Design scr_search, start of the top module:
module scr_search(clk,rst,start,R_fixed,angle1,adder,error,X,Y,done
    );
Settings: LEC_CHECK=0, ABC_AREA=0, CAP_MARGIN=0, CELL_PAD_IN_SITES_DETAIL_PLACEMENT=0, CORE_ASPECT_RATIO=1.04, CORE_MARGIN=2, CORE_UTILIZATION=27, CTS_CLUSTER_SIZE=89, MIN_ROUTING_LAYER=met2, PLACE_DENSITY_LB_ADDON=0.27, SETUP_SLACK_MARGIN=0.39, SLEW_MARGIN=0, TNS_END_PERCENT=70; clock period 9.03 ns.
run.sh (not shown) runs the stock make flow with config.mk's settings and CLKGATE_MAP_FILE=.
The first run stopped in 5_1_grt with GRT-0116.
Next try:
==> flow/config.mk (replaced) <==
export PLATFORM = sky130hd
export DESIGN_NAME = scr_search
export DESIGN_NICKNAME = scr_search
export VERILOG_FILES = /design/flow/design.v
export SDC_FILE = /design/flow/constraint.sdc
export NUM_CORES = 4
export LEC_CHECK = 0
export CAP_MARGIN = 20
export CORE_MARGIN = 2
export CORE_UTILIZATION = 55
export SETUP_SLACK_MARGIN = -0.11
export SLEW_MARGIN = 20
==> flow/constraint.sdc (replaced) <==
create_clock -name core_clock -period 6.3 [get_ports {clk}]
set_input_delay 1.2600 -clock core_clock [delete_from_list [all_inputs] [get_ports {clk}]]
set_output_delay 1.2600 -clock core_clock [all_outputs]
set_load 0.01 [all_outputs]
The new run died in 5_1_grt. Die size decreases by 50%. Synthesized cell count stays the same. Area after synthesis does not change.
Next try:
--- a/flow/config.mk
+++ b/flow/config.mk
@@ -10,2 +10,2 @@
-export CORE_UTILIZATION = 55
-export SETUP_SLACK_MARGIN = -0.11
+export CORE_UTILIZATION = 27
+export PLACE_DENSITY = 0.45
==> flow/constraint.sdc (replaced) <==
create_clock -name core_clock -period 11.3 [get_ports {clk}]
set_input_delay 2.2600 -clock core_clock [delete_from_list [all_inputs] [get_ports {clk}]]
set_output_delay 2.2600 -clock core_clock [all_outputs]
set_load 0.01 [all_outputs]
The new run went through all stages and came out clean.
Synthesized cell count stays the same.
Area after synthesis does not change.
Die area came out higher by 100%.
Next try:
--- a/flow/config.mk
+++ b/flow/config.mk
@@ -10 +10 @@
-export CORE_UTILIZATION = 27
+export CORE_UTILIZATION = 44
==> flow/constraint.sdc (replaced) <==
create_clock -name core_clock -period 6.41 [get_ports {clk}]
set_input_delay 1.2820 -clock core_clock [delete_from_list [all_inputs] [get_ports {clk}]]
set_output_delay 1.2820 -clock core_clock [all_outputs]
set_load 0.01 [all_outputs]
Now the flow aborted during 5_1_grt on GRT-0232. Die area went down by well over a third. Synthesized cell count stays the same. Synthesized area does not change.
Next try:
--- a/flow/config.mk
+++ b/flow/config.mk
@@ -10 +10 @@
-export CORE_UTILIZATION = 44
+export CORE_UTILIZATION = 39
@@ -12,0 +13 @@
+export TNS_END_PERCENT = 10
==> flow/constraint.sdc (replaced) <==
create_clock -name core_clock -period 7.49 [get_ports {clk}]
set_input_delay 1.4980 -clock core_clock [delete_from_list [all_inputs] [get_ports {clk}]]
set_output_delay 1.4980 -clock core_clock [all_outputs]
set_load 0.01 [all_outputs]
The new run finished with setup timing left.
Synthesized area does not change.
Synthesized cell count stays the same.
Die area increases by 13%.

---

Setup of alpha:
Starting RTL as in the previous note.
Design scr_search, start of the top module:
module scr_search(clk,rst,start,R_fixed,angle1,adder,error,X,Y,done
    );
==> flow/config.mk <==
export PLATFORM = sky130hd
export DESIGN_NAME = scr_search
export DESIGN_NICKNAME = scr_search
export VERILOG_FILES = /design/flow/design.v
export SDC_FILE = /design/flow/constraint.sdc
export NUM_CORES = 4
export LEC_CHECK = 0
export CAP_MARGIN = 20
export CORE_MARGIN = 2
export CORE_UTILIZATION = 72
export CTS_CLUSTER_DIAMETER = 398
export CTS_CLUSTER_SIZE = 98
export PLACE_DENSITY = 0.39
export SLEW_MARGIN = 20
export TNS_END_PERCENT = 5
==> flow/constraint.sdc <==
create_clock -name core_clock -period 6.41 [get_ports {clk}]
set_input_delay 1.2820 -clock core_clock [delete_from_list [all_inputs] [get_ports {clk}]]
set_output_delay 1.2820 -clock core_clock [all_outputs]
set_load 0.01 [all_outputs]
No final results exist for alpha, since it was stopped by error DPL-0038 during detailed placement (3_5_place_dp).
## Diff of input files: beta against alpha
Settings: PLACE_DENSITY: 0.39 -> 0.45; CTS_CLUSTER_DIAMETER: 398 -> unset; CORE_UTILIZATION: 72 -> 10; CTS_CLUSTER_SIZE: 98 -> unset; TNS_END_PERCENT: 5 -> unset; the clock period (ns, I/O delays scaled along): 6.41 -> 15.7.
--- outcome ---
alpha did not finish: a tool error stopped it during detailed placement (3_5_place_dp).
beta: no failed stages, no open violations at the end
Against alpha, beta comes in 63 points lower on initial core utilization.
Summary — number of rows created at floorplan, beta relative to alpha: higher, by 170%.
Die size in beta is 0.10 mm² above alpha.
#### Input delta (gamma over beta)
Settings: swapping 10 for 25 in CORE_UTILIZATION; swapping 15.7 for 11.3 in the clock period (ns, I/O delays scaled along).
Findings:
- On hold slack, the higher figure sits with gamma, not beta.
- Compared with beta, gamma is the more power-hungry design.
- Logic depth of the worst path, buffers included | gamma below beta
No activity file was given, so power comes from the tool's default toggle rates.
